==> flow/design.v <==
`timescale 1ns / 1ps
module pipelined(
    input  wire              clk,
    input  wire              rst,
    input  wire              in_valid,
    output wire              in_ready,
    input  wire signed [15:0] a,
    input  wire signed [15:0] b,
    input  wire signed [15:0] c,
    input  wire signed [15:0] d,
    input  wire signed [15:0] e,
    output reg               out_valid,
    input  wire              out_ready,
    output reg signed [31:0]  y
);
    wire s3_ready_in;
    wire s2_ready_in;
    wire s1_ready_in;
    assign s3_ready_in = (~out_valid) || (out_valid && out_ready);
    assign s2_ready_in = (~s2_valid)  || (s2_valid  && s3_ready_in);
    assign s1_ready_in = (~s1_valid)  || (s1_valid  && s2_ready_in);
    assign in_ready = s1_ready_in;
    wire in_send = in_valid && in_ready;
    reg signed [31:0] s1_p1;
    reg signed [31:0] s1_p2;
    reg signed [15:0] s1_e;
    reg               s1_valid;
    always @(posedge clk) begin
        if (rst) begin
            s1_valid <= 1'b0;
            s1_p1    <= 32'sd0;
            s1_p2    <= 32'sd0;
            s1_e     <= 16'sd0;
        end else if (s1_ready_in) begin
            s1_valid <= in_send;
            if (in_send) begin
                s1_p1 <= $signed(a) * $signed(b);
                s1_p2 <= $signed(c) * $signed(d);
                s1_e  <= e;
            end
        end
    end
    reg signed [31:0] s2_s;
    reg signed [15:0] s2_e;
    reg               s2_valid;
    always @(posedge clk) begin
        if (rst) begin
            s2_valid <= 1'b0;
            s2_s     <= 32'sd0;
            s2_e     <= 16'sd0;
        end else if (s2_ready_in) begin
            s2_valid <= s1_valid;
            if (s1_valid) begin
                s2_s <= s1_p1 + s1_p2;
                s2_e <= s1_e;
            end
        end
    end
    always @(posedge clk) begin
        if (rst) begin
            out_valid <= 1'b0;
            y         <= 32'sd0;
        end else if (s3_ready_in) begin
            out_valid <= s2_valid;
            if (s2_valid) begin
                y <= s2_s + $signed(s2_e);
            end
        end
    end
endmodule
clock: 6.16 ns
lec_check: 0
abc_area: 1
cap_margin: 20
core_margin: 2
core_utilization: 72
cts_cluster_diameter: 205
cts_cluster_size: 25
place_density_lb_addon: 0.26
setup_slack_margin: 0.91
slew_margin: 20
run.sh (not shown) runs the stock make flow with config.mk's settings and CLKGATE_MAP_FILE=.
The baseline failed in 5_1_grt, error GRT-0116.
Rerun with:
- ABC_AREA: 1 -> default
- CTS_CLUSTER_DIAMETER: 205 -> default
- CTS_CLUSTER_SIZE: 25 -> 58
- PLACE_DENSITY: default -> 0.67
- PLACE_DENSITY_LB_ADDON: 0.26 -> default
- SETUP_SLACK_MARGIN: 0.91 -> -0.1
- clock period: 6.16 -> 6.23 ns (I/O delays scaled with it)
- The changed run died in 5_1_grt, error ODB-0269
- synthesized area is lower by about 12%
- die size came out lower by 12%
- synthesized cell count came out lower by 30%
Rerun with:
- CTS_CLUSTER_SIZE: 58 -> default
- SETUP_SLACK_MARGIN: -0.1 -> -0.32
- clock period: 6.23 -> 5.9 ns (I/O delays scaled with it)
Result: Now the flow reached the layout checks and failed them: setup timing. Synthesized cell count does not change. Synthesized area is unchanged. Die area is unchanged.
Rerun with:
- CORE_UTILIZATION: 72 -> 10
- PLACE_DENSITY: 0.67 -> default
- SETUP_SLACK_MARGIN: -0.32 -> default
- clock period: 5.9 -> 9.96 ns (I/O delays scaled with it)
Effect: The changed run produced a clean layout. Wire length came out lower by roughly a tenth. Via count shrinks by about a fifth. Sequential cell count is unchanged. Synthesized cell count does not change. First-iteration DRC count is lower by well over a third. Final cell count is higher by well over a third.
Rerun with:
- CORE_UTILIZATION: 10 -> 65
- CTS_CLUSTER_DIAMETER: default -> 246
- CTS_CLUSTER_SIZE: default -> 100
- clock period: 9.96 -> 8.0 ns (I/O delays scaled with it)
After rerunning:
- clock skew is lower by 0.0088 ns
- design area is lower by 9.1%
- worst setup slack loses 1.3 ns
- worst hold slack barely changes
Rerun with:
- CAP_MARGIN: 20 -> 10
- CELL_PAD_IN_SITES_GLOBAL_PLACEMENT: default -> 3
- CORE_UTILIZATION: 65 -> 40
- CTS_CLUSTER_DIAMETER: 246 -> default
- CTS_CLUSTER_SIZE: 100 -> default
- TNS_END_PERCENT: default -> 40
Wire length increases by 14%.
Fmax increases by 1.5%.
Final cell count increases by 10%.
Core utilization decreases by 27 points.
Register-to-register slack got worse by 0.13 ns.
